**flow/run.sh**
```bash
#!/bin/bash
# the make line also repeats each setting of config.mk as NAME=value (left out here)
make -C /OpenROAD-flow-scripts/flow DESIGN_CONFIG=/design/flow/config.mk WORK_HOME=/design/flow/orfs CLKGATE_MAP_FILE= finish
```
**flow/config.mk**
```make
export PLATFORM = sky130hd
export DESIGN_NAME = div_avalon
export DESIGN_NICKNAME = div_avalon
export VERILOG_FILES = /design/flow/design.v
export SDC_FILE = /design/flow/constraint.sdc
export NUM_CORES = 4
export LEC_CHECK = 0
export CAP_MARGIN = 30
export CELL_PAD_IN_SITES_DETAIL_PLACEMENT = 1
export CELL_PAD_IN_SITES_GLOBAL_PLACEMENT = 1
export CORE_ASPECT_RATIO = 1.47
export CORE_MARGIN = 2
export CORE_UTILIZATION = 70
export CTS_CLUSTER_SIZE = 39
export PLACE_DENSITY_LB_ADDON = 0.0
export SETUP_SLACK_MARGIN = 0.73
export SLEW_MARGIN = 40
```
**flow/constraint.sdc**
```tcl
create_clock -name core_clock -period 3.54 [get_ports {clk}]
set_input_delay 0.7080 -clock core_clock [delete_from_list [all_inputs] [get_ports {clk}]]
set_output_delay 0.7080 -clock core_clock [all_outputs]
set_load 0.01 [all_outputs]
```
**flow/design.v**
```verilog
module div 
	#(
		parameter W=32,
					 CBIT=6		 
	 )
	(
		input wire clk, reset, str_trg,
		input wire [W-1:0] dvsr, dvnd,
		output reg ready, done_trg,
		output wire [W-1:0] quo,rmd
	);
	localparam [1:0]
		idle = 2'b00,
		op = 2'b01,
		last = 2'b10,
		done = 2'b11;
	reg [1:0] state_reg, state_next;
	reg [W-1:0] rh_reg, rh_next, rl_reg, rl_next, rh_tmp, d_reg, d_next;
	reg [CBIT-1:0] n_reg, n_next;
	reg q_bit, start;
	always @ (posedge clk, posedge reset)
		if (reset)
		begin
			state_reg<=idle;
			rh_reg<=0;
			rl_reg<=0;
			d_reg<=0;
			n_reg<=0;
		end
		else
		begin
			state_reg<=state_next;
			rh_reg<=rh_next;
			rl_reg<=rl_next;
			d_reg<=d_next;
			n_reg<=n_next;
		end
		always @*
		begin
			start = str_trg;
			state_next = state_reg;
			ready = 1'b0;
			done_trg = 1'b0;
			rh_next = rh_reg;
			rl_next = rl_reg;
			d_next = d_reg;
			n_next = n_reg;
			case (state_reg)
				idle:
				begin
					ready = 1'b1;
					if (start)
					begin
						rh_next = 0;
						rl_next = dvnd;   
						d_next = dvsr;    
						n_next = W+1;     
						state_next = op;
					end
				end
				op:
				begin
					rl_next  = {rl_reg[W-2:0], q_bit};
					rh_next = {rh_tmp[W-2:0], rl_reg[W-1]};
					n_next = n_reg-1;
					if (n_next==1)
						state_next = last;
				end
				last:  
				begin
					rl_next = {rl_reg[W-2:0], q_bit};
					rh_next = rh_tmp;
					state_next = done;
				end
				done:
				begin
					done_trg = 1'b1;
					state_next = idle;
				end
				default: state_next = idle;
			endcase
		end
		always @*
			if (rh_reg >= d_reg)
			begin
				rh_tmp = rh_reg - d_reg;
				q_bit=1'b1;
			end
			else
			begin
				rh_tmp = rh_reg;
				q_bit = 1'b0;
			end
		assign quo = rl_reg;
		assign rmd = rh_reg;
endmodule
module div_avalon
	#(
		parameter W     = 32,
				  CBIT  = 6		 
	 )
	(
		input wire clk, reset,
		input wire [2:0] div_address,
		input wire div_chipselect,
		input wire div_write,
		input wire [W-1:0] div_writedata,
		output wire [W-1:0] div_readdata,
		output wire div_irq,
		output wire div_rdy
	);
    localparam [2:0]
        SET_DIVIDEND  = 3'h0,
        SET_DIVISOR   = 3'h1,
        START         = 3'h2,
        GET_QUOTIENT  = 3'h3,
        GET_REMAINDER = 3'h4,
        GET_READY     = 3'h5,
        DONE_TRG      = 3'h6;
	wire div_start, div_ready, set_done_trg, clr_done_trg;
	reg [W-1:0] dvnd_reg, dvsr_reg;
	reg done_trg_reg;
	wire [W-1:0] quo, rmd;
	wire wr_en, wr_dvnd, wr_dvsr;
	div #(.W(32), .CBIT(6)) d1
		 ( .clk(clk), .reset(reset), .str_trg(div_start), .dvsr(dvsr_reg), .dvnd(dvnd_reg),   
		   .ready(div_ready), .done_trg(set_done_trg), .quo(quo), .rmd(rmd));         
	always @ (posedge clk, posedge reset)
	begin
		if (reset)
		begin
			dvnd_reg <= 0;
			dvsr_reg <= 0;
			done_trg_reg <= 0;
		end
		else
		begin
			if (wr_dvnd)
				dvnd_reg <= div_writedata;
			if (wr_dvsr)
				dvsr_reg <= div_writedata;
			if (set_done_trg)
				done_trg_reg <= 1'b1;
			else if (clr_done_trg)
				done_trg_reg <= 1'b0;
		end
	end
	assign wr_en = div_write & div_chipselect;
	assign wr_dvnd = (div_address == SET_DIVIDEND) & wr_en;
	assign wr_dvsr = (div_address == SET_DIVISOR) & wr_en;
	assign div_start = (div_address == START) & wr_en;
	assign clr_done_trg = (div_address == DONE_TRG) & wr_en;
	assign div_readdata = (div_address == GET_QUOTIENT) ? quo :
								 (div_address == GET_REMAINDER) ? rmd :
								 (div_address == GET_READY) ? {31'b0, div_ready} : {31'b0, done_trg_reg};
	assign div_rdy = div_ready;
	assign div_irq = done_trg_reg;
endmodule
```
==> notes.org, run 1 <==
#+TITLE: Flow metrics

** Status
- The run stopped with a tool error.
- Stage where the flow stopped :: global placement without I/O (3_1_place_gp_skip_io)
- The tool reported: "[ERROR FLW-0024] Place density exceeds 1.0 (current PLACE_DENSITY_LB_ADDON =  0.0). Please check if the value of  PLACE_DENSITY_LB_ADDON is between 0 and 0.99".

** Logic synthesis
- Of the post-synthesis cell area, the dominant cell type holds 0.450.
- In the Yosys report the total cell count is 909.
- Yosys attributes the largest share of cell area to sky130_fd_sc_hd__dfrtp_1, sky130_fd_sc_hd__mux2_2, sky130_fd_sc_hd__mux2i_1.
- Area fraction in and, or, nand and nor cells :: 0.0866
- Among the non-sequential cells, AND-OR/OR-AND gates take the most area.
- Count of mapped cells out of synthesis :: 909
- Ys flops :: 171
- Aoi/oai-family share of the synthesized area :: 0.181
- Netlist area before placement :: 9450 um^2
- Adder share :: 0.0471
- Warnings from Yosys :: 2
- Unique cell types :: 65
- Area fraction in mux cells :: 0.167
- When the netlist entered floorplanning its net count stood at between 900 and 1000.
- Post-synthesis share of cell area spent on xor and xnor gates :: 0.0232
- Looking at area per cell type in the netlist, the leader is sky130_fd_sc_hd__dfrtp_1.
- By instance count, the leading cell after synthesis is sky130_fd_sc_hd__dfrtp_1.
- Top cells by instance count after synthesis :: sky130_fd_sc_hd__dfrtp_1, sky130_fd_sc_hd__mux2_2, sky130_fd_sc_hd__nand2_1
- Each instance of the synthesized netlist takes up on average a little over 10 um^2.
- Of all flip-flops after synthesis, the portion carrying an async set or reset was 1.00.
- In the synthesis report, Yosys lists the chip area as 9450 um^2.
- Most used flip-flop cell :: sky130_fd_sc_hd__dfrtp_1
- Number of enable flip-flop cells :: 0
- Sequential share of the synthesized area :: 0.453

** Floorplan
- After floorplanning, the die was sized to cover 14500 um^2.
- In this run the horizontal extent of the chip is 99.8 um.
- The floorplan step defined a core boundary enclosing 13200 um^2.
- # rows :: 51
- From bottom edge to top edge, the die measures 145 um.
- Floorplan Utilization :: 0.716
==> run 2: changes to the inputs <==
ABC_AREA = 1   (was not set)
CAP_MARGIN = 20   (was 30)
CELL_PAD_IN_SITES_DETAIL_PLACEMENT = not set   (was 1)
CELL_PAD_IN_SITES_GLOBAL_PLACEMENT = not set   (was 1)
CORE_ASPECT_RATIO = not set   (was 1.47)
CORE_UTILIZATION = 72   (was 70)
CTS_CLUSTER_SIZE = 64   (was 39)
HOLD_SLACK_MARGIN = -0.1   (was not set)
MAX_ROUTING_LAYER = met4   (was not set)
PLACE_DENSITY = 0.66   (was not set)
PLACE_DENSITY_LB_ADDON = not set   (was 0.0)
SETUP_SLACK_MARGIN = not set   (was 0.73)
SLEW_MARGIN = 20   (was 40)
TNS_END_PERCENT = 5   (was not set)
clock period = 2.54 ns   (was 3.54 ns; I/O delays follow)
==> run 2 against run 1 <==
The layout now fails its checks (setup timing). Synthesized cell count increased by 64%. Area after synthesis increased by 10%. Die area increased by 6.9%.
==> notes.org, run 2 <==
#+TITLE: Flow metrics

** Route
- After the first detailed-routing iteration, the DRC count stood at 3390.
- Dividing the detail-routed via count by the number of cells gives 7.18.
- Via total after detailed routing :: 12600
- The routed design uses 18300 um of met2 wire.
- DRT Wirelength :: 45200 um
- DRT Pass-1 Iters :: 20
- Met3 WL post-DR :: approximately 7800 um
- Met1 Wirelength :: 14100 um
- The DRC violation total left in the routed layout is recorded as 0.
- Top Metal Used :: met4
- Nets still carrying antenna violations after routing amount to 0.
- For this sky-water flow run, the detailed-routed wirelength per cell is reported as approximately 26 um.

** Clocking
- Post-CTS clock slew at the launch and capture registers of the worst setup and hold paths :: around 0.080 ns
- TritonCTS built the clock tree.
- CTS built an H-tree with a depth of 4.
- The clock passes through at most 2 buffers.
- The number of clock sinks came to about 170.
- Total CTS buffers :: 17
- In this run the clock root is driven by a sky130_fd_sc_hd__clkbuf_16.
- Buffers inserted to repair hold after CTS numbered 0.
- For the worst-skew pair, the clock arrives at the later sink with an insertion delay of 0.46 ns.

** Power
- Of the total power, combinational logic draws 0.642.
- Sequential power share :: 0.218
- Of the total power, the clock network draws 0.140.
- Sw frac :: 0.553
- Top contributor to total power :: combinational logic
- In the power breakdown, the internal column shows 8860 uW.
- The report lists the power per cell area as 1620 nW/um^2.
- Across the VDD grid, the largest voltage drop is 0.000878 V.
- Per report_power, the Clock row totals 2770 uW.
- Net switching power :: 11000 uW
- The power report lists the sequential group at 4320 uW.
- Summed over all combinational cells, the power is 12700 uW.
- Pleak :: 0.00665 uW

** Place
- Placer congestion estimate :: 1.02
- Per the placement log, port buffering inserted 72 buffers.
- HPWL after DPL :: roughly 23000 um
- After detailed placement, the total cell area comes to about 12000 um^2.

** Logic synthesis
- The register bit count reported by yosys was 171 (unchanged).
- Avg Synthesized Cell Area :: 6.99 um^2 (-33%)
- Top cells by area in the synthesized netlist :: sky130_fd_sc_hd__dfrtp_1, sky130_fd_sc_hd__nand2_1, sky130_fd_sc_hd__inv_1
- Number of cell instances after yosys synthesis :: 1492 (+64%)
- The chip area from the yosys synthesis statistics is 10400 um^2 (+10%).
- The most common cell in the synthesized netlist is sky130_fd_sc_hd__nand2_1.
- Library cell with the largest summed area after synthesis :: sky130_fd_sc_hd__dfrtp_1
- The post-synthesis compound-gate area fraction came to 0.131 (-0.0505).
- The post-synth design cell area is 10400 um^2 (+10%).
- The post-synthesis net count is 1566 (+59%).
- Sequential share of the synthesized area :: 0.410 (-0.0424)
- The area share of fa/ha/maj cells after synthesis was 0.0427 (-0.00442).
- Looking at the cell usage after synthesis, the top flip-flop cell is sky130_fd_sc_hd__dfrtp_1.
- The total number of yosys warnings was 2 (unchanged).
- Area fraction in and, or, nand and nor cells :: 0.281 (+0.194)
- Post-synthesis share of cell area spent on xor and xnor gates :: 0.0151 (-0.00805)
- Unique cell types :: 40 (-38%)
- In the synthesized netlist, the cells that appear most often are sky130_fd_sc_hd__nand2_1, sky130_fd_sc_hd__inv_1, sky130_fd_sc_hd__dfrtp_1.
- Main logic family after synthesis :: simple AND/OR/NAND/NOR gates
- Area fraction in mux cells :: 0.00108 (-0.166)
- Number of enable flip-flop cells :: 0 (unchanged)
- The share of async-settable or async-resettable flops after synthesis was 1.00 (unchanged).
- The share of the synthesized area in the top cell type is 0.408 (-0.0422).
- Count of mapped cells out of synthesis :: 1492 (+64%)

** Status
- Failed layout checks :: setup timing
- The flow ran to the end, but the layout failed its checks.

** Floorplan
- Total die size :: 15500 um^2 (+6.9%)
- Die outline width :: 124 um (+25%)
- Pin placement for this block handled 73 I/O pins.
- The floorplan core density is 0.746 (+0.0300).
- The height of the die is 124 um (-14%).
- # rows :: 43 (-16%)
- Area of the core :: 14000 um^2 (+5.9%)

** Worst setup path
- In this run the critical register-to-register path is launched from d1.rh_reg[0].
- Slowest library cell on the worst path :: sky130_fd_sc_hd__clkdlybuf4s50_1
- Worst path max stage delay :: 0.49 ns
- Crit path cell chain :: clkdlybuf4s50_1 > inv_1 > nor2_2 > nand2_1 > o21ai_2 > buf_4 > nand2_1 > o211ai_1 > o21ai_0 > dlygate4sd2_1
- In this run the worst path has a maximum fanout of 2.
- Crit Path Category :: in2out
- The critical path starts at div_address[0].
- Crit path buf inv count :: 4
- STA classifies the critical path endpoint as an output port.
- STA classifies the critical path startpoint as a primary input.
- Number of gates on the worst path with buffers counted :: 10
- Per the timing report, the most critical flop-to-flop path finishes at d1.rh_reg[17].
- The data required time reported for the critical path is 2.03 ns.
- For flop-to-flop paths, the worst setup slack is -0.19 ns.
- Counting cells, the worst reg-to-reg path comes to 18.
- Kind of cell with the highest combined delay on the critical path :: buffers and inverters
- The cell that appears most often on the critical path is sky130_fd_sc_hd__nand2_1.
- Data arrival time of the critical path :: between 2 and 3 ns
- Worst setup endpoint :: div_readdata[0]

** STA
- Dividing the final minimum period by the clock period gives 1.19.
- In the final report, the number of endpoints failing setup comes to 42.
- Looking at the max-slew report, the worst-margin pin has a slew of 0.975 ns.
- RSZ-0062 raised after global routing :: yes
- Final hold analysis gives a worst-case slack of 0.517 ns.
- Per the timing report, the achievable frequency comes out to 332 MHz.
- The slew check shows that the tightest pin keeps a relative margin of 0.343.
- The critical path in the final layout is reported with a setup slack of -0.474 ns.
- For the finished layout, the period the worst path requires is 3.01 ns.
- Count of pins over their slew limit :: 0
- Setup total negative slack on the finished layout was measured at -4.26 ns.
- Clock Skew :: 0.0123 ns
- The final timing report lists a hold violation count of 0.

** Job
- Max-capacitance violation count :: 0
- In this run the tools logged warnings totalling 33.

** Min path
- The tightest min-delay check is of the in2async type.

** Global routing
- The via count of the first global-routing pass came to 11900.
- The initial antenna violation count came to 2.
- Pin count of the biggest net entering global routing :: roughly 65
- Wire length of the first global-routing pass :: 66600 um
- Recorded from the global router log, the overflow total was 0.
- Tot GR Track Use :: 0.571

** Finish
- Per the layout report, the design carries between 600 and 700 filler cells.
- Area growth from synthesis to layout :: 17.5%
- After routing the design area is 12300 um^2.
- In the final design database the tool counted 1635 nets.
- Core occupancy in the finished layout :: 0.876
==> run 2: metrics by stage <==
| step | power [uW] | setup slack (ns) | instances |
|---|---|---|---|
| after global routing | 20600 | -0.460 | 1757 |
| final | 19800 | -0.474 | 1757 |
| after detailed placement | 14700 | -0.448 | 1720 |
| after global placement | 14200 | -0.350 | 1720 |
| after floorplan | 11700 | -0.150 | 1492 |
| after CTS | 18000 | -0.231 | 1752 |
==> run 2: layer usage <==
metal,vias to the layer above,GRT usage
met5,-,-
met4,0,0.398
met3,637,0.216
met2,1646,0.820
met1,5451,0.660
li1,4878,-
==> run 2: what timing repair did <==
action	CTS	global route
resized	40	93
endpoints found under the setup margin	55	65
pin swaps	0	4
setup buffers	0	2
==> run 2: area by class of cell <==
| class | instances | area (um^2) | share of cell area |
|---|---|---|---|
| clock inverters | 15 | 165 | 0.0135 |
| well taps | 180 | 225 | 0.0184 |
| repair buffers | 111 | 1100 | 0.0895 |
| diodes | 3 | 7.51 | 0.000613 |
| inverters | 260 | 982 | 0.0802 |
| multi-input cells | 1000 | 5070 | 0.414 |
| clock buffers | 17 | 425 | 0.0347 |
| flip-flops and latches | 171 | 4280 | 0.349 |
==> run 3: changes to the inputs <==
ABC_AREA = not set   (was 1)
CAP_MARGIN = 0   (was 20)
CELL_PAD_IN_SITES_DETAIL_PLACEMENT = 1   (was not set)
CELL_PAD_IN_SITES_GLOBAL_PLACEMENT = 0   (was not set)
CORE_ASPECT_RATIO = 1.4   (was not set)
CORE_UTILIZATION = 38   (was 72)
CTS_CLUSTER_SIZE = not set   (was 64)
GPL_ROUTABILITY_DRIVEN = 0   (was not set)
GPL_TIMING_DRIVEN = 1   (was not set)
HOLD_SLACK_MARGIN = not set   (was -0.1)
MIN_ROUTING_LAYER = met1   (was not set)
PLACE_DENSITY = 0.67   (was 0.66)
SETUP_SLACK_MARGIN = 1.65   (was not set)
SLEW_MARGIN = 0   (was 20)
TNS_END_PERCENT = 65   (was 5)
clock period = 5.6 ns   (was 2.54 ns; I/O delays follow)
==> run 3 against run 2 <==
The run now finishes clean. Critical path depth is 3 lower. Final area is 8.8% lower. Via count fell by 41%. Global-route usage is 35 points lower. Final cell count down 26%. Highest routed layer unchanged. Clock skew decreased by 0.0014 ns. Non-clock buffer count shrank 19. Area after synthesis decreased by 9.4%. Synthesized cell count decreased by 39%. Core utilization is 42 points lower. Worst setup slack better by 2.2 ns. First-iteration DRC count shrank 88%.
==> notes.org, run 3 <==
#+TITLE: Flow metrics

** Power
- Maximum resistive drop on vdd :: 0.000275 V (-69%)
- Power in the clock group :: 1190 uW (-57%)
- Flop+latch power :: 2030 uW (-53%)
- Total power after layout :: 6410 uW (-68%)
- Clock network power share :: 0.186 (+0.046)
- Per report_power, the top consumer among the power groups is combinational logic.
- Combinational cell fraction of total power :: 0.498 (-0.144)
- The leakage dissipation was 0.00505 uW (-24%).
- The net switching power figure was 2720 uW (-75%).
- The switching power as a share of total power came to 0.425 (-0.128).
- Sequential power share :: 0.317 (+0.099)
- The power density over the cells came to 574 nW/um^2 (-65%).
- The total combinational power was 3190 uW (-75%).
- The total internal power came to 3680 uW (-58%).

** STA
- Final hold violation count :: 0 (unchanged)
- Setup TNS Final :: 0 ns (+4.26 ns)
- Slew Limit Headroom :: 0.334 (-0.00966)
- Final Critical Period :: between 3 and 4 ns
- The post-layout period usage of the worst path is 0.692 (-0.495).
- Final worst setup slack :: 1.73 ns (+2.20 ns)
- Count of final setup violators :: 0 (-100%)
- The max-slew violation total from the final report was 0 (unchanged).
- Setup repair after global routing left no endpoint under its margin.
- F_max :: 258 MHz
- Pin slew with the least headroom to its limit :: 1.00 ns (+0.0248 ns)
- Clock Skew :: 0.0108 ns (-0.00144 ns)

** Worst setup path
- The data arrival time of the critical path is 2.75 ns (+0.24 ns).
- Crit path cell chain :: clkdlybuf4s15_1 > inv_2 > nor3_4 > buf_4 > buf_2 > a22o_1 > clkdlybuf4s50_1
- R2R cell count :: 13 (-5)
- Number of gates on the worst path with buffers counted :: 7 (-3)
- Worst path max stage delay :: 0.53 ns (+0.04 ns)
- CP Launch Point :: div_address[2]
- Register-to-register path setup slack :: 1.93 ns (+2.12 ns)
- Crit path capture type :: output port
- The startpoint identified for the worst register-to-register timing path is d1.rh_reg[0].
- Crit Path Category :: in2out
- The worst setup path is launched from a primary input.
- For the worst reg-to-reg path, the endpoint reported by OpenROAD is d1.rh_reg[18].
- Worst setup endpoint :: div_readdata[7]
- Slowest library cell on the worst path :: sky130_fd_sc_hd__clkdlybuf4s50_1
- Worst-path fanout max :: 6 (+4)
- Required time of the critical path :: 4.48 ns (+2.45 ns)
- Broken down by cell family, the worst path's largest delay share belongs to buffers and inverters.
- Crit path buf inv count :: 5 (+1)

** Floorplan
- Boundary pin count :: 73 (unchanged)
- The chip area is 26200 um^2 (+69%).
- The floorplan core density was 0.384 (-0.361).
- The width of the die came to 137 um (+10%).
- The height of the die is 191 um (+53%).
- Area of the core :: 24600 um^2 (+76%)
- The number of core rows was 68 (+58%).

** Status
- The flow ran to the end and the layout has no timing, DRC or antenna violations.

** Clocking
- The number of buffers on the longest clock path was 2 (unchanged).
- The clock transition at the registers of the reported paths was 0.06 ns (-0.02 ns).
- Total CTS buffers :: 17 (unchanged)
- The tree is rooted in a sky130_fd_sc_hd__clkbuf_16.
- Worst skew pair latency :: 0.44 ns (-0.02 ns)
- CTS tree :: done
- The H-tree depth came to 4 (unchanged).
- Number of clock sinks :: 171 (unchanged)
- The number of buffers inserted by hold repair at cts is 0 (unchanged).

** Route
- The number of antenna-violating nets in the routed design came to 0 (unchanged).
- Number of design rule violations left after detail routing :: 0 (unchanged)
- The via-per-instance ratio came to 5.76 (-20%).
- Routed length per instance :: 20.5 um (-20%)
- The violation count after the first detailed-routing iteration is 413 (-88%).
- Via total after detailed routing :: 7488 (-41%)
- The sum of routed wire length over all layers came to 26700 um (-41%).
- The iteration tally of the first detailed-router pass is 4 (-80%).

** Logic synthesis
- After synthesis, the largest family of logic cells by area is AND-OR/OR-AND gates.
- The synthesis report names the predominant flop master as sky130_fd_sc_hd__dfrtp_1.
- Library cell with the largest summed area after synthesis :: sky130_fd_sc_hd__dfrtp_1
- The post-synthesis net count was 983 (-37%).
- The post-synthesis compound-gate area fraction came to 0.181 (+0.0505).
- The post-synth tally of flip-flops with integrated enable was 0 (unchanged).
- The most frequently used library cell after synthesis is sky130_fd_sc_hd__dfrtp_1.
- Ys flops :: 171 (unchanged)
- The average size of a mapped cell was 10.4 um^2 (+49%).
- Area reported by Yosys stat :: 9450 um^2 (-9.4%)
- Top cells by instance count after synthesis :: sky130_fd_sc_hd__dfrtp_1, sky130_fd_sc_hd__mux2_2, sky130_fd_sc_hd__nand2_1
- Sequential share of the synthesized area :: 0.453 (+0.0424)
- The post-synth design cell area is 9450 um^2 (-9.4%).
- Top-area cell share :: 0.450 (+0.0422)
- The XOR/XNOR share of the synthesized area was 0.0232 (+0.00805).
- Unique cell types :: 65 (+63%)
- Count of mapped cells out of synthesis :: 909 (-39%)
- Top cells by area in the synthesized netlist :: sky130_fd_sc_hd__dfrtp_1, sky130_fd_sc_hd__mux2_2, sky130_fd_sc_hd__mux2i_1
- The area fraction in mux cells came to 0.167 (+0.166).
- The yosys stat cell total is 909 (-39%).
- The share of synthesized cell area in and, or, nand and nor gates came to 0.0866 (-0.194).
- Warnings from Yosys :: 2 (unchanged)
- Share of flip-flops with an asynchronous set or reset after synthesis :: 1.00 (unchanged)
- Adder share :: 0.0471 (+0.00442)

** Min path
- For hold timing, the worst endpoint is dvnd_reg[13].
- The report gives the cell count of the worst hold path as 1.
- Class of the tightest hold or removal check :: reg2reg
- The worst hold path begins at dvnd_reg[13].

** Job
- Max-capacitance violation count :: 0 (unchanged)
- The number of warnings the tools reported is 29 (-12%).

** Finish
- The number of fillers in the final layout is 2688 (+310%).
- Area growth from synthesis to layout :: 18.2%
- The net count reported at finish came to 1045 (-36%).

** Global routing
- The maximum number of pins on one net before global-route repair came to 172 (+160%).
- The via count of the first global-routing pass was 8161 (-32%).
- Wire length of the first global-routing pass :: 43100 um (-35%)
- The initial antenna violation count came to 1 (-1).
- The total global routing overflow is 0 (unchanged).
- Tot GR Track Use :: 0.220 (-0.351)

** Place
- HPWL after DPL :: 17700 um (-24%)
- Post-Place Worst Slack :: 1.05 ns (+1.50 ns)
- Count of port buffers added during placement :: 72 (unchanged)
-- run 3: metal layers --
| metal | vias to the layer above | wire (um) | global-route usage | share of wire |
|---|---|---|---|---|
| met5 | - | 0 | - | 0 |
| met4 | 0 | 847 | 0.0928 | 0.032 |
| met3 | 59 | 969 | 0.0391 | 0.036 |
| met2 | 157 | 14400 | 0.386 | 0.54 |
| met1 | 3853 | 10500 | 0.242 | 0.39 |
| li1 | 3419 | - | - | - |
-- run 3: what timing repair did --
item,4_1_cts,5_1_grt
gates cloned,1,0
pin swaps,2,1
endpoints found under the hold margin,0,0
endpoints found under the setup margin,31,45
gates resized,10,7
setup buffers,3,1
-- run 3: cell type report --
| type | instances | area (um^2) | area share |
|---|---|---|---|
| clock inverter | 13 | 140 | 0.0125 |
| inverter | 49 | 188 | 0.0168 |
| tap | 315 | 394 | 0.0353 |
| clock buffer | 19 | 443 | 0.0396 |
| multi-input combinational | 640 | 4810 | 0.430 |
| timing repair buffer | 92 | 917 | 0.0821 |
| sequential | 171 | 4280 | 0.383 |
| antenna | 1 | 2.50 | 0.000224 |
-- run 3: stage by stage --
| step | instances | area, um^2 | utilization | hold slack, ns |
|---|---|---|---|---|
| after floorplan | 909 | 9460 | - | 0.352 |
| after global placement | 1262 | 10500 | 0.428 | 0.473 |
| after detailed placement | 1262 | 10500 | 0.428 | 0.496 |
| after CTS | 1298 | 11200 | 0.454 | 0.510 |
| after global routing | 1300 | 11200 | 0.454 | 0.515 |
| final | 1300 | 11200 | 0.454 | 0.506 |
==> run 4: changes to the inputs <==
CAP_MARGIN = 20   (was 0)
CELL_PAD_IN_SITES_DETAIL_PLACEMENT = not set   (was 1)
CELL_PAD_IN_SITES_GLOBAL_PLACEMENT = not set   (was 0)
CORE_ASPECT_RATIO = not set   (was 1.4)
CORE_UTILIZATION = 70   (was 38)
GPL_ROUTABILITY_DRIVEN = not set   (was 0)
GPL_TIMING_DRIVEN = not set   (was 1)
HOLD_SLACK_MARGIN = -0.1   (was not set)
MAX_ROUTING_LAYER = not set   (was met4)
MIN_ROUTING_LAYER = not set   (was met1)
PLACE_DENSITY = not set   (was 0.67)
SETUP_SLACK_MARGIN = not set   (was 1.65)
SLEW_MARGIN = 20   (was 0)
TNS_END_PERCENT = not set   (was 65)
clock period = 3.2 ns   (was 5.6 ns; I/O delays follow)
==> run 4 against run 3 <==
Now fails the layout checks on setup timing. Clock power rose by about 80%. Via count rose by 19%. Clock-buffer cell count fell by 1. Sequential share of layout area fell by 1.4 points. Hold slack got worse by 0.0045 ns. Die area fell by 45%. Clock skew rose by 0.016 ns. Synthesized cell count did not move. Global-route usage rose by 20 points. Largest power group unchanged. Highest routed layer is now met5.
==> notes.org, run 4 <==
#+TITLE: Flow metrics

** Route
- The detailed-route via count came to 8932 (+19%).
- DRT Pass-1 Iters :: 11 (+7)
- The sum of routed wire length over all layers was 33600 um (+26%).
- Number of nets with antenna violations after detailed routing :: 0 (unchanged)
- The via-per-instance ratio came to 7.36 (+28%).
- The final routed wire length divided by cell count is 27.7 um (+35%).
- The DRC violation count after routing came to 0 (unchanged).
- The violation count after the first detailed-routing iteration came to 1548 (+270%).

** Clocking
- Maximum clock insertion buffer count :: 2 (unchanged)
- The tree is rooted in a sky130_fd_sc_hd__clkbuf_16.
- Total CTS buffers :: 17 (unchanged)
- Worst skew pair latency :: 0.46 ns (+0.02 ns)
- The clock transition at the registers of the reported paths is 0.09 ns (+0.03 ns).
- The H-tree depth was 4 (unchanged).
- Number of clock sinks :: 171 (unchanged)
- CTS tree :: done

** Worst setup path
- The worst setup path is launched from a flip-flop.
- The data arrival time of the critical path is 2.96 ns (+0.21 ns).
- Capture instance of the worst register-to-register path :: d1.rh_reg[2]
- The depth of the critical timing path with buffers and inverters included was 6 (-1).
- The number of cells traversed by the worst register-to-register path came to 12 (-1).
- Crit path cell chain :: nor3_2 > mux2i_1 > nor2_1 > a21oi_2 > a21oi_1 > clkdlybuf4s50_1
- Launch point of the worst reg-to-reg path :: d1.rh_reg[1]
- CP Launch Point :: d1.state_reg[1]
- Crit Path Category :: reg2out
- The slack of the worst reg-to-reg path is -0.29 ns (-2.22 ns).
- Grouping stages by cell kind, the critical path spends the most delay in multiplexers.
- Worst setup endpoint :: div_readdata[0]
- Crit path buf inv count :: 1 (-4)
- The critical path's largest stage delay is 0.69 ns (+0.16 ns).
- Worst-path fanout max :: 10 (+4)
- Slowest library cell on the worst path :: sky130_fd_sc_hd__mux2i_1
- The worst setup path is captured at an output port.
- The required time of the worst setup path is 2.56 ns (-1.92 ns).

** STA
- The smallest setup slack after layout is -0.404 ns (-2.13 ns).
- Subtracting the final worst setup slack from the clock period gives 3.60 ns.
- Count of pins over their slew limit :: 0 (unchanged)
- The slew at the pin closest to its max-slew limit came to 0.970 ns (-0.0300 ns).
- Period utilization :: 1.13 (+0.435)
- In this build the clock could be raised as far as around 280 MHz.
- RSZ-0062 raised after global routing :: yes
- The post-route setup TNS came to -4.48 ns (-4.48 ns).
- Final hold violation count :: 0 (unchanged)
- The total setup violations reported at the end of the flow was 43 (+43).
- Slew Limit Headroom :: 0.352 (+0.0186)
- The clock skew after layout was 0.0272 ns (+0.0164 ns).

** Logic synthesis
- Of the combinational cells, the family taking the most area is AND-OR/OR-AND gates.
- The post-synth tally of flip-flops with integrated enable came to 0 (unchanged).
- Cell with the most instances after synthesis :: sky130_fd_sc_hd__dfrtp_1
- Area fraction in and, or, nand and nor cells :: 0.0866 (unchanged)
- Share of flip-flops with an asynchronous set or reset after synthesis :: 1.00 (unchanged)
- Number of cell instances after yosys synthesis :: 909 (unchanged)
- The area fraction in mux cells came to 0.167 (unchanged).
- Syn_nets :: 983 (unchanged)
- Looking at the cell usage after synthesis, the top flip-flop cell is sky130_fd_sc_hd__dfrtp_1.
- The register bit count reported by yosys came to 171 (unchanged).
- The largest total area in the synthesized netlist belongs to sky130_fd_sc_hd__dfrtp_1.
- Avg Synthesized Cell Area :: 10.4 um^2 (unchanged)
- The XOR/XNOR share of the synthesized area is 0.0232 (unchanged).
- Adder share :: 0.0471 (unchanged)
- By area the synthesized netlist is led by sky130_fd_sc_hd__dfrtp_1, sky130_fd_sc_hd__mux2_2, sky130_fd_sc_hd__mux2i_1.
- The share of the synthesized area in the top cell type is 0.450 (unchanged).
- Count of mapped cells out of synthesis :: 909 (unchanged)
- The post-synthesis compound-gate area fraction came to 0.181 (unchanged).
- Netlist area before placement :: 9450 um^2 (unchanged)
- The total number of yosys warnings is 2 (unchanged).
- Top cells by instance count after synthesis :: sky130_fd_sc_hd__dfrtp_1, sky130_fd_sc_hd__mux2_2, sky130_fd_sc_hd__nand2_1
- The proportion of synthesized chip area in sequential cells was 0.453 (unchanged).
- The post-synthesis cell type count is 65 (unchanged).
- The chip area from the yosys synthesis statistics was 9450 um^2 (unchanged).

** Power
- Combinational gate power :: 6930 uW (+120%)
- Maximum resistive drop on vdd :: 0.000652 V (+140%)
- The sequential power is 3620 uW (+78%).
- Top contributor to total power :: combinational logic
- The power of the clock network is 2140 uW (+80%).
- The combinational power share came to 0.546 (+0.048).
- The sequential power share is 0.286 (-0.031).
- The power density over the cells came to 1090 nW/um^2 (+91%).
- The clock network fraction of design power was 0.169 (-0.017).
- Pleak :: 0.00556 uW (+10%)
- The switching power as a share of total power was 0.450 (+0.0252).
- The overall power of the completed layout came to 12700 uW (+98%).
- Internal power summed over all cells :: 6980 uW (+89%)
- The net switching power figure was 5720 uW (+110%).

** Job
- OpenROAD warning count :: 31 (+6.9%)
- Max-capacitance violation count :: 0 (unchanged)

** Finish
- The final cell area excluding filler cells was 11600 um^2 (+3.9%).
- The net count reported at finish was 1098 (+5.1%).
- Area growth from synthesis to layout :: 22.8%
- Tally of filler cells in the layout :: 548 (-80%)
- Core occupancy in the finished layout :: 0.880 (+0.426)

** Status
- The flow ran to the end, but the layout failed its checks.
- The report lists the violated layout checks as setup timing.

** Place
- The placed instance area is 10800 um^2 (+2.7%).
- The post-placement setup slack is 0.000891 ns (-1.05 ns).
- The total half-perimeter wirelength after legalization and detailed placement is 18400 um (+3.9%).
- The number of I/O port buffers was 72 (unchanged).
- After its last routability iteration, the placer logged a weighted congestion of 0.993.

** Floorplan
- The chip area was 14400 um^2 (-45%).
- Floorplan Utilization :: 0.717 (+0.332)
- Boundary pin count :: 73 (unchanged)
- Die H :: 120 um (-37%)
- # rows :: 42 (-38%)
- The width of the die was 120 um (-12%).
- Area of the core :: 13200 um^2 (-46%)

** Min path
- Startpoint of the most critical hold path :: dvsr_reg[4]
- The cell depth of the worst hold path came to 1 (unchanged).
- For hold timing, the worst endpoint is d1.d_reg[4].
- The most critical min-delay path falls under reg2reg.

** Global routing
- Initial antenna violation count :: 5 (+4)
- The via count of the first global-routing pass is 8794 (+7.8%).
- Pin count of the biggest net entering global routing :: 47 (-73%)
- The overall global routing resource usage came to 0.424 (+0.205).
- GRT Residual Overflow :: 0 (unchanged)
- The wire length of the first global-routing pass was 46900 um (+8.8%).
[run 4: layout make-up]
class / count / area (um^2) / area share
Antenna cell: 3 / 7.51 / 0.000647
Clock inverter: 12 / 140 / 0.0121
Sequential cell: 171 / 4280 / 0.369
Clock buffer: 18 / 439 / 0.0378
Multi-Input combinational cell: 640 / 4920 / 0.424
Tap cell: 176 / 220 / 0.0190
Timing Repair Buffer: 145 / 1410 / 0.122
Inverter: 49 / 188 / 0.0162
[run 4: what timing repair did]
item | 4_1_cts | 5_1_grt
pin swaps | 2 | 12
cloned | 1 | 0
hold buffers | 0 | 0
setup endpoints to repair | 18 | 52
setup buffers | 1 | 6
hold endpoints to repair | 0 | 0
gates resized | 8 | 41
[run 4: per-layer routing]
layer	vias to the layer above	routed length, um	global-route usage
met2	828	15200	0.665
met1	4264	11600	0.519
met5	-	103	0
li1	3538	-	-
met4	4	2760	0.267
met3	298	4020	0.121
[run 4: per-stage QoR]
step | cells | hold slack, ns
after floorplan | 909 | 0.352
after global placement | 1174 | 0.473
after detailed placement | 1174 | 0.493
after CTS | 1206 | 0.508
after global routing | 1212 | 0.521
final | 1214 | 0.502
==> run 5: changes to the inputs <==
CAP_MARGIN = 25   (was 20)
CELL_PAD_IN_SITES_DETAIL_PLACEMENT = 2   (was not set)
CELL_PAD_IN_SITES_GLOBAL_PLACEMENT = 3   (was not set)
CORE_UTILIZATION = 40   (was 70)
CTS_CLUSTER_DIAMETER = 364   (was not set)
CTS_CLUSTER_SIZE = 87   (was not set)
GPL_ROUTABILITY_DRIVEN = 0   (was not set)
GPL_TIMING_DRIVEN = 0   (was not set)
HOLD_SLACK_MARGIN = not set   (was -0.1)
MAX_ROUTING_LAYER = met5   (was not set)
PLACE_DENSITY_LB_ADDON = 0.1   (was not set)
TNS_END_PERCENT = 55   (was not set)
clock period = 5.5 ns   (was 3.2 ns; I/O delays follow)
==> run 5 against run 4 <==
Sequential power fell by 44%. Critical endpoint is now div_readdata[30]. First-iteration DRC count decreased by 80%. Die area up 72%. Final area down 2.6%. Now clean on timing, DRC and antenna.
==> notes.org, run 5 <==
#+TITLE: Flow metrics

** Status
- Result of the run :: timing/DRC/antenna clean

** Clocking
- TritonCTS built the clock tree.
- Total CTS buffers :: 17 (unchanged)
- The clock transition at the registers of the reported paths came to 0.07 ns (-0.02 ns).
- The number of buffers added for setup after CTS is 0 (-1).
- Root buffer cell :: sky130_fd_sc_hd__clkbuf_16
- Number of clock sinks :: 171 (unchanged)
- Worst skew pair latency :: 0.44 ns (-0.02 ns)
- The number of instances resized during post-cts repair was 0 (-8).
- Maximum clock insertion buffer count :: 2 (unchanged)
- H-tree depth :: 4 (unchanged)
- Hold buffer count at cts :: 0 (unchanged)

** Place
- The total half-perimeter wirelength after legalization and detailed placement is 22000 um (+20%).
- Count of port buffers added during placement :: 71 (-1.4%)
- The cell count after placement came to 1306 (+11%).

** Logic synthesis
- The average size of a mapped cell is 10.4 um^2 (unchanged).
- The area fraction in mux cells came to 0.167 (unchanged).
- Most used flip-flop cell :: sky130_fd_sc_hd__dfrtp_1
- Syn_nets :: 983 (unchanged)
- Area fraction in and, or, nand and nor cells :: 0.0866 (unchanged)
- The XOR/XNOR share of the synthesized area is 0.0232 (unchanged).
- The number of instances in the synthesized netlist came to 909 (unchanged).
- The yosys stat cell total came to 909 (unchanged).
- The main area contributors are sky130_fd_sc_hd__dfrtp_1, sky130_fd_sc_hd__mux2_2, sky130_fd_sc_hd__mux2i_1.
- Sequential share of the synthesized area :: 0.453 (unchanged)
- The post-synthesis compound-gate area fraction is 0.181 (unchanged).
- Main logic family after synthesis :: AND-OR/OR-AND gates
- Counting instances in the post-synthesis netlist gives the leading cell types as sky130_fd_sc_hd__dfrtp_1, sky130_fd_sc_hd__mux2_2, sky130_fd_sc_hd__nand2_1.
- By instance count, the leading cell after synthesis is sky130_fd_sc_hd__dfrtp_1.
- Share of flip-flops with an asynchronous set or reset after synthesis :: 1.00 (unchanged)
- Number of enable flip-flop cells :: 0 (unchanged)
- The register bit count reported by yosys is 171 (unchanged).
- The area share of fa/ha/maj cells after synthesis was 0.0471 (unchanged).
- Top-area cell share :: 0.450 (unchanged)
- Warnings from Yosys :: 2 (unchanged)
- The post-synth design cell area came to 9450 um^2 (unchanged).
- Area reported by Yosys stat :: 9450 um^2 (unchanged)
- Library cell with the largest summed area after synthesis :: sky130_fd_sc_hd__dfrtp_1
- Unique cell types :: 65 (unchanged)

** Worst setup path
- Slowest library cell on the worst path :: sky130_fd_sc_hd__nor3_1
- The critical path's largest stage delay is 0.66 ns (-0.03 ns).
- The setup path with the least slack is of type in2out.
- Crit path cell chain :: clkdlybuf4s50_1 > inv_1 > nor3_1 > clkbuf_1 > a22o_1 > clkdlybuf4s50_1
- The data arrival time of the critical path is 3.86 ns (+0.90 ns).
- Crit path buf inv count :: 4 (+3)
- The peak fanout along the critical path came to 10 (unchanged).
- Crit path capture type :: output port
- Launch point of the worst reg-to-reg path :: d1.rh_reg[0]
- Worst setup SP type :: primary input
- Number of gates on the worst path with buffers counted :: 6 (unchanged)
- The slack of the worst reg-to-reg path was 1.73 ns (+2.02 ns).
- Capture instance of the worst register-to-register path :: d1.rh_reg[30]
- CP Launch Point :: div_address[2]
- According to the timing report, the critical path is captured at div_readdata[30].
- The number of cells traversed by the worst register-to-register path is 14 (+2).
- The required time of the worst setup path is 4.40 ns (+1.84 ns).
- Grouping stages by cell kind, the critical path spends the most delay in buffers and inverters.
- In this design, the critical path's most frequently occurring cell is sky130_fd_sc_hd__clkdlybuf4s50_1.

** STA
- F_max :: 202 MHz
- The remaining max-slew budget at the tightest pin came to 0.343 (-0.00883).
- Pin slew with the least headroom to its limit :: 0.985 ns (+0.0153 ns)
- The clock skew after layout came to 0.0137 ns (-0.0136 ns).
- The max-slew violation total from the final report was 0 (unchanged).
- Setup TNS Final :: 0 ns (+4.48 ns)
- RSZ-0062 raised after global routing :: no
- Final Critical Period :: 4.96 ns
- The total setup violations reported at the end of the flow was 0 (-100%).
- Final hold violation count :: 0 (unchanged)
- The post-layout period usage of the worst path is 0.902 (-0.224).

** Floorplan
- Die H :: 158 um (+31%)
- Die outline width :: 158 um (+31%)
- # rows :: 56 (+33%)
- Area of the core :: 23300 um^2 (+77%)
- The chip area came to 24900 um^2 (+72%).
- The floorplan core density is 0.405 (-0.311).
- Boundary pin count :: 73 (unchanged)

** Job
- The max-capacitance violation count was 0 (unchanged).
- OpenROAD warning count :: 27 (-13%)

** Route
- The detailed-route via count is 7596 (-15%).
- Number of design rule violations left after detail routing :: 0 (unchanged)
- # diodes :: 0 (-3)
- The via-per-instance ratio came to 5.69 (-23%).
- The sum of routed wire length over all layers came to 30000 um (-11%).
- Iteration-0 DRC count of the detailed router :: 313 (-80%)
- The number of antenna-violating nets in the routed design is 0 (unchanged).
- Routed length per instance :: 22.5 um (-19%)
- DRT Pass-1 Iters :: 4 (-7)

** Power
- The total internal power was 3810 uW (-45%).
- The combinational power share came to 0.510 (-0.036).
- Total power per unit cell area :: 599 nW/um^2 (-45%)
- Sw frac :: 0.437 (-0.0135)
- The group that draws the most power in this run is combinational logic.
- The highest ir drop seen on vdd came to 0.000192 V (-71%).
- The net switching power figure was 2960 uW (-48%).
- The sequential power was 2040 uW (-44%).
- Total power after layout :: 6770 uW (-47%)
- Pleak :: 0.00508 uW (-8.7%)
- The power of the clock network was 1280 uW (-40%).
- The sequential power share is 0.302 (+0.016).
- Clock network power share :: 0.189 (+0.020)
- The total combinational power is 3450 uW (-50%).

** Global routing
- The total global routing overflow came to 0 (unchanged).
- Number of global-route vias before repair :: 8395 (-4.5%)
- Tot GR Track Use :: 0.252 (-0.172)
- The wire length of the first global-routing pass came to 47700 um (+1.7%).
- The initial antenna violation count came to 0 (-5).
- The maximum number of pins on one net before global-route repair is 32 (-32%).

** Min path
- The worst hold path begins at d1.state_reg[1].
- Worst hold stages :: 0 (-1)
- Hold analysis lists the worst path endpoint as d1.state_reg[3].
- The min-delay analysis places its worst path in the category reg2reg.

** Finish
- Number of standard cells in the final layout excluding fillers :: 1336 (+10%)
- The flow measured a signed area growth from synthesis to layout of 19.6%.
- The net count reported at finish came to 1080 (-1.6%).
## run 5: area by class of cell
class                   instances  area, um^2
fillers                      2450       12000
repair buffers                 78         853
clock buffers                  18         429
flip-flops and latches        171        4280
clock inverters                12         165
multi-input cells             640        4780
plain buffers                  49         213
inverters                      49         188
well taps                     319         399
## run 5: metrics by stage
stage	hold WS, ns	worst slack [ns]	utilization	cell area (um^2)
6_report	0.396	0.540	0.485	11300
3_5_place_dp	0.398	0.502	0.459	10700
2_1_floorplan	0.352	2.22	-	9460
5_1_grt	0.409	0.415	0.485	11300
3_3_place_gp	0.362	0.603	0.453	10600
4_1_cts	0.408	0.485	0.485	11300
## run 5: routing by layer
| layer | part of all wire | vias to the layer above | track usage |
|---|---|---|---|
| li1 | - | 3508 | - |
| met1 | 0.45 | 3964 | 0.326 |
| met2 | 0.51 | 103 | 0.445 |
| met3 | 0.025 | 21 | 0.0356 |
| met4 | 0.013 | 0 | 0.0593 |
| met5 | 0 | - | 0 |
==> run 6: changes to the inputs <==
CAP_MARGIN = 20   (was 25)
CELL_PAD_IN_SITES_DETAIL_PLACEMENT = not set   (was 2)
CELL_PAD_IN_SITES_GLOBAL_PLACEMENT = not set   (was 3)
CTS_CLUSTER_DIAMETER = 217   (was 364)
CTS_CLUSTER_SIZE = 100   (was 87)
GPL_TIMING_DRIVEN = not set   (was 0)
MAX_ROUTING_LAYER = not set   (was met5)
PLACE_DENSITY_LB_ADDON = not set   (was 0.1)
TNS_END_PERCENT = 20   (was 55)
clock period = 5.0 ns   (was 5.5 ns; I/O delays follow)
==> run 6 against run 5 <==
Worst setup slack better by 0.37 ns. Clock power is 9% higher. Largest power group unchanged. Flip-flop count stayed put. Highest routed layer unchanged. Hold slack better by 0.10 ns. Global-route usage is 5.7 points lower. Power is 4.0% higher. Core utilization is 0.84 points lower. Non-clock buffer count is 41 lower. Combinational power is 1% lower. Routed wire length is 23% lower.
==> notes.org, run 6 <==
#+TITLE: Flow metrics

** Status
- Result of the run :: timing/DRC/antenna clean

** Worst setup path
- The number of cells traversed by the worst register-to-register path is 11 (-3).
- For reference, the critical path is captured by div_readdata[12].
- Worst-path fanout max :: 31 (+21)
- Register-to-register path setup slack :: 1.18 ns (-0.55 ns)
- The critical path's largest stage delay is 0.57 ns (-0.09 ns).
- Traced cell by cell, the critical path runs through clkdlybuf4s50_1 > inv_1 > nor3_2 > buf_4 > a22o_1 > clkdlybuf4s50_1.
- Required time of the critical path :: 4.00 ns (-0.40 ns)
- In this run the critical register-to-register path is captured at d1.rh_reg[23].
- The depth of the critical timing path with buffers and inverters included was 6 (unchanged).
- Crit path buf inv count :: 4 (unchanged)
- STA classifies the critical path endpoint as an output port.
- The launch point of the worst register-to-register path is recorded as d1.rh_reg[9].
- CP Launch Point :: div_address[2]
- Most common cell type on the critical path :: sky130_fd_sc_hd__clkdlybuf4s50_1
- The timing report shows that the slowest cell on the worst path is sky130_fd_sc_hd__clkdlybuf4s50_1.
- Worst setup SP type :: primary input
- Crit Path Category :: in2out
- Kind of cell with the highest combined delay on the critical path :: buffers and inverters
- The data arrival time of the critical path came to 3.09 ns (-0.77 ns).

** Clocking
- The clock sink count was 171 (unchanged).
- Post-CTS clock slew at the launch and capture registers of the worst setup and hold paths :: 0.07 ns (about the same)
- Maximum clock insertion buffer count :: 2 (unchanged)
- CTS tree :: done
- The number of buffers inserted by hold repair at cts is 0 (unchanged).
- H-tree depth :: 4 (unchanged)
- The number of clock buffers inserted by TritonCTS is 17 (unchanged).
- Worst skew pair latency :: 0.43 ns (about the same)
- The number of instances resized during post-cts repair was 0 (unchanged).
- Root buffer cell :: sky130_fd_sc_hd__clkbuf_16
- Setup Buffers After CTS :: 0 (unchanged)

** Logic synthesis
- Count of mapped cells out of synthesis :: 909 (unchanged)
- Area reported by Yosys stat :: 9450 um^2 (unchanged)
- The post-synth design cell area was 9450 um^2 (unchanged).
- Main logic family after synthesis :: AND-OR/OR-AND gates
- Ranked by total cell area, the synthesized netlist is headed by sky130_fd_sc_hd__dfrtp_1, sky130_fd_sc_hd__mux2_2, sky130_fd_sc_hd__mux2i_1.
- Yosys reports that the most numerous cell types are sky130_fd_sc_hd__dfrtp_1, sky130_fd_sc_hd__mux2_2, sky130_fd_sc_hd__nand2_1.
- The area fraction in mux cells was 0.167 (unchanged).
- Cell with the most instances after synthesis :: sky130_fd_sc_hd__dfrtp_1
- Library cell with the largest summed area after synthesis :: sky130_fd_sc_hd__dfrtp_1
- The total number of yosys warnings is 2 (unchanged).
- Syn_nets :: 983 (unchanged)
- Unique cell types :: 65 (unchanged)
- Aoi/oai-family share of the synthesized area :: 0.181 (unchanged)
- The proportion of synthesized chip area in sequential cells was 0.453 (unchanged).
- Avg Synthesized Cell Area :: 10.4 um^2 (unchanged)
- The share of async-settable or async-resettable flops after synthesis came to 1.00 (unchanged).
- The XOR/XNOR share of the synthesized area is 0.0232 (unchanged).
- Number of cell instances after yosys synthesis :: 909 (unchanged)
- The register bit count reported by yosys was 171 (unchanged).
- Area fraction in and, or, nand and nor cells :: 0.0866 (unchanged)
- The share of the synthesized area in the top cell type was 0.450 (unchanged).
- The post-synth tally of flip-flops with integrated enable is 0 (unchanged).
- Adder share :: 0.0471 (unchanged)
- Most used flip-flop cell :: sky130_fd_sc_hd__dfrtp_1

** Global routing
- Number of global-route vias before repair :: 7042 (-16%)
- Tot GR Track Use :: 0.195 (-0.0567)
- The wire length of the first global-routing pass is 37700 um (-21%).
- The maximum number of pins on one net before global-route repair is 76 (+140%).
- Initial antenna violation count :: 0 (unchanged)
- The total global routing overflow is 0 (unchanged).

** Power
- Clock network power share :: 0.198 (+0.009)
- Combinational cell fraction of total power :: 0.484 (-0.026)
- Top contributor to total power :: combinational logic
- Combinational gate power :: 3410 uW (-1%)
- Maximum resistive drop on vdd :: 0.000267 V (+40%)
- Internal power summed over all cells :: 4200 uW (+10%)
- Sequential power share :: 0.318 (+0.016)
- The overall power of the completed layout is 7050 uW (+4.0%).
- Flop+latch power :: 2240 uW (+10%)
- Net switching power :: 2840 uW (-4.0%)
- Pleak :: 0.00502 uW (-1.1%)
- The switching power as a share of total power was 0.403 (-0.0335).
- The power of the clock network was 1390 uW (+9%).
- Total power per unit cell area :: 634 nW/um^2 (+5.8%)

** STA
- The worst path needs ~4.1 ns of the cycle, external delays included.
- The remaining max-slew budget at the tightest pin was 0.350 (+0.00635).
- RSZ-0062 raised after global routing :: no
- The post-route setup TNS was 0 ns (unchanged).
- Clock Skew :: 0.0128 ns (-0.000829 ns)
- F_max :: 245 MHz
- The final tally of hold violations is 0 (unchanged).
- The max-slew violation total from the final report is 0 (unchanged).
- Period utilization :: 0.818 (-0.0840)
- The total setup violations reported at the end of the flow is 0 (unchanged).
- The slew at the pin closest to its max-slew limit is 0.972 ns (-0.0131 ns).

** Floorplan
- The height of the die is 158 um (unchanged).
- The top-level I/O count was 73 (unchanged).
- Area of the core :: 23300 um^2 (unchanged)
- Total die size :: 24900 um^2 (unchanged)
- Die outline width :: 158 um (unchanged)
- The number of core rows was 56 (unchanged).
- Floorplan Utilization :: 0.405 (unchanged)

** Place
- The total half-perimeter wirelength after legalization and detailed placement was 15400 um (-30%).
- Count of port buffers added during placement :: 72 (+1.4%)
- The placed instance area is 10500 um^2 (-1.9%).

** Route
- The DRC violation count after routing came to 0 (unchanged).
- The number of antenna-violating nets in the routed design was 0 (unchanged).
- DRT Pass-1 Iters :: 4 (unchanged)
- The total inserted antenna cells is 0 (unchanged).
- The detailed-route via count came to 7102 (-6.5%).
- The via-per-instance ratio is 5.48 (-3.6%).
- The final routed wire length divided by cell count is 17.8 um (-21%).
- DRT Wirelength :: 23100 um (-23%)
- Iteration-0 DRC count of the detailed router :: 416 (+33%)

** Min path
- The launch point of the worst min-delay path is recorded as dvsr_reg[8].
- The cell depth of the worst hold path came to 1 (+1).
- Worst Hold Endpoint :: d1.d_reg[8]
- Class of the tightest hold or removal check :: reg2reg

** Finish
- The register cell area after layout is 4280 um^2 (unchanged).
- The multi-input logic area was 4790 um^2 (+0.26%).
- Cell area after layout :: 11100 um^2 (-1.7%)
- Tally of filler cells in the layout :: 2213 (-9.7%)
- Area growth from synthesis to layout :: 17.6%
- The utilization after layout came to 0.476 (-0.00837).
- The net count reported at finish is 1039 (-3.8%).

** Job
- The number of warnings the tools reported was 27 (unchanged).
- Max-capacitance violation count :: 0 (unchanged)
==> run 6: through the flow <==
stage	hold WS, ns	instances	setup WS (ns)
after floorplan	0.352	909	1.82
after global placement	0.485	1265	0.995
after detailed placement	0.482	1265	0.951
after CTS	0.496	1296	0.929
after global routing	0.511	1296	0.818
final	0.498	1296	0.911
==> run 6: metal layers <==
layer / GRT usage / wire, um / vias up
li1: - / - / 3433
met1: 0.265 / 10900 / 3495
met2: 0.313 / 10700 / 144
met3: 0.0405 / 1070 / 30
met4: 0.0641 / 436 / 0
met5: 0 / 0 / -
==> run 6: area by class of cell <==
type / count / area share
multi-input combinational: 640 / 0.431
inverter: 49 / 0.0169
clock inverter: 7 / 0.0126
timing repair buffer: 86 / 0.0766
clock buffer: 24 / 0.0415
tap: 319 / 0.0359
sequential: 171 / 0.385
==> run 7: changes to the inputs <==
ABC_AREA = 1   (was not set)
CORE_UTILIZATION = 70   (was 40)
CTS_CLUSTER_DIAMETER = 214   (was 217)
CTS_CLUSTER_SIZE = 38   (was 100)
GPL_ROUTABILITY_DRIVEN = not set   (was 0)
PLACE_DENSITY_LB_ADDON = 0.15   (was not set)
SETUP_SLACK_MARGIN = 0.68   (was not set)
TNS_END_PERCENT = not set   (was 20)
clock period = 2.34 ns   (was 5.0 ns; I/O delays follow)
==> run 7 against run 6 <==
Synthesized cell count is 64% higher. The flow now stops in clock tree synthesis (4_1_cts). Area after synthesis is 10% higher. Die area shrank 36%.
==> notes.org, run 7 <==
#+TITLE: Flow metrics

** Floorplan
- Floorplan Utilization :: 0.718 (+0.312)
- The width of the die is 126 um (-20%).
- The height of the die is 126 um (-20%).
- Boundary pin count :: 73 (unchanged)
- The number of core rows came to 44 (-21%).
- The chip area is 15900 um^2 (-36%).
- The placeable core region was 14500 um^2 (-38%).

** Place
- The total half-perimeter wirelength after legalization and detailed placement is 23700 um (+54%).
- Placed cell areas :: 12300 um^2 (+17%)
- Per the gpl log, the routability congestion estimate is 0.960.
- The number of I/O port buffers came to 72 (unchanged).
- The cell count after placement came to 1771 (+40%).

** Status
- The first error in the log reads "[ERROR DPL-0033] detailed placement checks failed during check placement".
- The run ended at clock tree synthesis (4_1_cts).
- The flow did not finish.

** Logic synthesis
- The post-synth design cell area came to 10400 um^2 (+10%).
- Cell with the most instances after synthesis :: sky130_fd_sc_hd__nand2_1
- Top cells by instance count after synthesis :: sky130_fd_sc_hd__nand2_1, sky130_fd_sc_hd__inv_1, sky130_fd_sc_hd__dfrtp_1
- Count of mapped cells out of synthesis :: 1492 (+64%)
- Number of enable flip-flop cells :: 0 (unchanged)
- By area the synthesized netlist is led by sky130_fd_sc_hd__dfrtp_1, sky130_fd_sc_hd__nand2_1, sky130_fd_sc_hd__inv_1.
- Warnings from Yosys :: 2 (unchanged)
- Main logic family after synthesis :: simple AND/OR/NAND/NOR gates
- Sequential share of the synthesized area :: 0.410 (-0.0424)
- Top-area cell share :: 0.408 (-0.0422)
- Adder share :: 0.0427 (-0.00442)
- Avg Synthesized Cell Area :: 6.99 um^2 (-33%)
- Library cell with the largest summed area after synthesis :: sky130_fd_sc_hd__dfrtp_1
- The area fraction in mux cells was 0.00108 (-0.166).
- Unique cell types :: 40 (-38%)
- Area reported by Yosys stat :: 10400 um^2 (+10%)
- Most used flip-flop cell :: sky130_fd_sc_hd__dfrtp_1
- Number of cell instances after yosys synthesis :: 1492 (+64%)
- The share of async-settable or async-resettable flops after synthesis was 1.00 (unchanged).
- The post-synthesis compound-gate area fraction came to 0.131 (-0.0505).
- Post-synthesis share of cell area spent on xor and xnor gates :: 0.0151 (-0.00805)
- Ys flops :: 171 (unchanged)
- Area fraction in and, or, nand and nor cells :: 0.281 (+0.194)
- Syn_nets :: 1566 (+59%)
==> run 7: per-stage QoR <==
stage,util,setup WS (ns)
3_3_place_gp,0.845,-0.336
3_5_place_dp,0.845,-0.374
2_1_floorplan,-,-0.310
==> run 8: changes to the inputs <==
ABC_AREA = not set   (was 1)
CAP_MARGIN = 35   (was 20)
CELL_PAD_IN_SITES_DETAIL_PLACEMENT = 2   (was not set)
CORE_ASPECT_RATIO = 0.68   (was not set)
CORE_MARGIN = 5   (was 2)
CORE_UTILIZATION = 40   (was 70)
CTS_CLUSTER_DIAMETER = 136   (was 214)
CTS_CLUSTER_SIZE = not set   (was 38)
HOLD_SLACK_MARGIN = 0.19   (was not set)
PLACE_DENSITY_LB_ADDON = not set   (was 0.15)
SETUP_SLACK_MARGIN = not set   (was 0.68)
TNS_END_PERCENT = 70   (was not set)
clock period = 3.72 ns   (was 2.34 ns; I/O delays follow)
==> run 8 against run 7 <==
The run now finishes clean. Area after synthesis fell by 9.4%. Die area rose by 69%. Synthesized cell count fell by 39%.
==> notes.org, run 8 <==
#+TITLE: Flow metrics

** Status
- The run finished with no timing, DRC or antenna violations.

** Logic synthesis
- The number of instances in the synthesized netlist is 909 (-39%).
- Unique cell types :: 65 (+63%)
- Top-area cell share :: 0.450 (+0.0422)
- Avg Synthesized Cell Area :: 10.4 um^2 (+49%)
- Area fraction in and, or, nand and nor cells :: 0.0866 (-0.194)
- The chip area from the yosys synthesis statistics is 9450 um^2 (-9.4%).
- The area fraction in mux cells was 0.167 (+0.166).
- Share of flip-flops with an asynchronous set or reset after synthesis :: 1.00 (unchanged)
- Library cell with the largest summed area after synthesis :: sky130_fd_sc_hd__dfrtp_1
- Post-synthesis share of cell area spent on xor and xnor gates :: 0.0232 (+0.00805)
- For reference, the top cells by area after synthesis are sky130_fd_sc_hd__dfrtp_1, sky130_fd_sc_hd__mux2_2, sky130_fd_sc_hd__mux2i_1.
- The post-synthesis net count was 983 (-37%).
- Most used flip-flop cell :: sky130_fd_sc_hd__dfrtp_1
- Aoi/oai-family share of the synthesized area :: 0.181 (+0.0505)
- Main logic family after synthesis :: AND-OR/OR-AND gates
- Adder share :: 0.0471 (+0.00442)
- After synthesis, the most frequently instantiated cells are sky130_fd_sc_hd__dfrtp_1, sky130_fd_sc_hd__mux2_2, sky130_fd_sc_hd__nand2_1.
- Number of cell instances after yosys synthesis :: 909 (-39%)
- The post-synth tally of flip-flops with integrated enable is 0 (unchanged).
- The post-synth design cell area is 9450 um^2 (-9.4%).
- The total number of yosys warnings came to 2 (unchanged).
- The most frequently used library cell after synthesis is sky130_fd_sc_hd__dfrtp_1.
- The register bit count reported by yosys is 171 (unchanged).
- The proportion of synthesized chip area in sequential cells was 0.453 (+0.0424).

** Worst setup path
- Worst path max stage delay :: 0.61 ns
- Looking at the reg2reg group, the worst path starts from d1.rh_reg[21].
- STA puts the critical path data required time at between 2 and 3 ns.
- Capture instance of the worst register-to-register path :: d1.rh_reg[10]
- Among all stages on the critical path, the largest delay is contributed by sky130_fd_sc_hd__clkdlybuf4s50_1.
- The worst setup path is captured at an output port.
- Data arrival time of the critical path :: 2.89 ns
- In this design, the critical path's most frequently occurring cell is sky130_fd_sc_hd__clkdlybuf4s50_1.
- R2R cell count :: 11
- Across all register-to-register paths, the minimum setup slack is around 0.26 ns.
- The worst setup path is launched from a primary input.
- Worst setup endpoint :: div_readdata[11]
- Per STA, the startpoint of the critical path is div_address[2].
- Worst-path fanout max :: 31
- Crit path cell chain :: clkdlybuf4s50_1 > inv_1 > nor3_2 > buf_12 > a22o_1 > clkdlybuf4s50_1
- Kind of cell with the highest combined delay on the critical path :: buffers and inverters
- Per the OpenROAD timing report, the critical path contains 6 cells.
- Crit Path Category :: in2out
- Crit path buf inv count :: 4

** Route
- Wire segments on met3 add up to around 1100 um in the final route.
- The first detailed-routing pass took 5 iterations.
- For this block, the initial DRC count from the detailed router was ~500.
- The script logs the mean routed wire length per placed instance as 25.5 um.
- Number of design rule violations left after detail routing :: 0
- DRT Wirelength :: 33300 um
- Dividing the detail-routed via count by the number of cells gives 6.00.
- Met1 Wirelength :: 15300 um
- In this run the remaining antenna-violating nets after routing total 0.
- Via total after detailed routing :: a little under 8000
- In the routed netlist, the antenna diode instances number 0.
- DR WL met2 :: 16200 um
- Top Metal Used :: met4

** STA
- F_max :: 275 MHz
- Final Critical Period :: 3.64 ns
- Setup repair after global routing left no endpoint under its margin.
- The final timing report lists a hold violation count of 0.
- At the pin with the least slew margin, the transition time is 0.717 ns.
- For the final routed database, the setup TNS stands at 0 ns.
- Clock Skew :: between 0.01 and 0.015 ns
- Count of pins over their slew limit :: 0
- The final timing summary puts the cycle share of the worst path at 0.978.
- Slew Limit Headroom :: 0.520
- In the final report, the number of endpoints failing setup comes to 0.

** Global routing
- Entering global routing, the biggest net connects between 90 and 100 pins.
- Summed over all layers, the global routing overflow is 0.
- Initial antenna violation count :: 0
- The via count of the first global-routing pass is 8960.
- Tot GR Track Use :: 0.255
- The first global-routing pass estimated 53100 um of wire.

** Clocking
- The skew report gives the latency at the later pin of the worst-skew pair as 0.44 ns.
- The clock passes through at most 2 buffers.
- After clock tree synthesis, the flow added hold-fix buffers numbering 0.
- Post-CTS clock slew at the launch and capture registers of the worst setup and hold paths :: around 0.070 ns
- TritonCTS built the clock tree.
- The clock H-tree reported by CTS has 4 levels.
- Once the clock tree was built, the setup fixing pass inserted 0 buffers.
- Number of clock sinks :: 171
- Counting the buffers created by CTS gives 17.
- Cells resized by post-CTS repair :: 0
- Per the CTS log, the root buffer master is sky130_fd_sc_hd__clkbuf_16.

** Power
- The share of total power dissipated in sequential elements is 0.297.
- Summed over all combinational cells, the power is 5390 uW.
- Power in the clock group :: 1950 uW
- Pleak :: 0.00514 uW
- The analysis reports a worst IR drop on VDD of 0.000394 V.
- Clock network power share :: 0.187
- Total power after layout :: 10400 uW
- Of the total power, the share spent switching nets is 0.444.
- Combinational cell fraction of total power :: 0.516
- The flow reports power dissipated in sequential cells as 3110 uW.
- Internal power summed over all cells :: 5810 uW
- The script computed a power per unit cell area of 923 nW/um^2.
- Net switching power :: 4630 uW
- The largest share of the power goes to combinational logic.

** Place
- The placer congestion estimate is 0.880 (-8.3%).
- HPWL after DPL :: 22600 um (-4.9%)
- The number of I/O port buffers is 72 (unchanged).

** Floorplan
- The width of the die came to 196 um (+56%).
- Die H :: 137 um (+8.5%)
- The floorplan core density is 0.405 (-0.312).
- The chip area is 26900 um^2 (+69%).
- The top-level I/O count is 73 (unchanged).
- Area of the core :: 23300 um^2 (+60%)
- The number of core rows was 46 (+4.5%).

** Finish
- Compared with the post-synthesis result, the final layout area differs by 19.7%.
- At the end of the flow, the number of nets in the layout was between 1000 and 1500.
- Tally of filler cells in the layout :: 2408

** Job
- OpenROAD warning count :: 27
- Max-capacitance violation count :: 0

** Min path
- Startpoint of the most critical hold path :: dvsr_reg[24]
- In the hold timing report, the worst path depth is 1.
- The path with the worst hold slack has its endpoint at dvsr_reg[24].
- Checking hold timing, the worst path is listed with class reg2reg.
## run 8: routing by layer
metal,track usage,vias up
li1,-,3453
met1,0.337,4134
met2,0.440,188
met3,0.0367,53
met4,0.0767,0
met5,0,-
## run 8: final cells by class
cell class                      instances  area [um^2]  share of cell area
Clock buffer                           23          498              0.0440
Clock inverter                          9          135              0.0119
Inverter                               49          188              0.0166
Multi-Input combinational cell        640         4800               0.424
Sequential cell                       171         4280               0.378
Tap cell                              312          390              0.0345
Timing Repair Buffer                  101         1030              0.0907
## run 8: per-stage QoR
stage               hold WS, ns  worst slack (ns)  area, um^2   util  cells
floorplan                 0.352             0.776        9460      -    909
global placement          0.469             0.239       10700  0.458   1273
detailed placement        0.496             0.126       10700  0.458   1273
CTS                       0.510             0.106       11300  0.485   1305
global route              0.522            0.0424       11300  0.486   1305
finish                    0.508            0.0811       11300  0.486   1305
Power figures rest on the tool's default switching activity, not on a simulated workload.
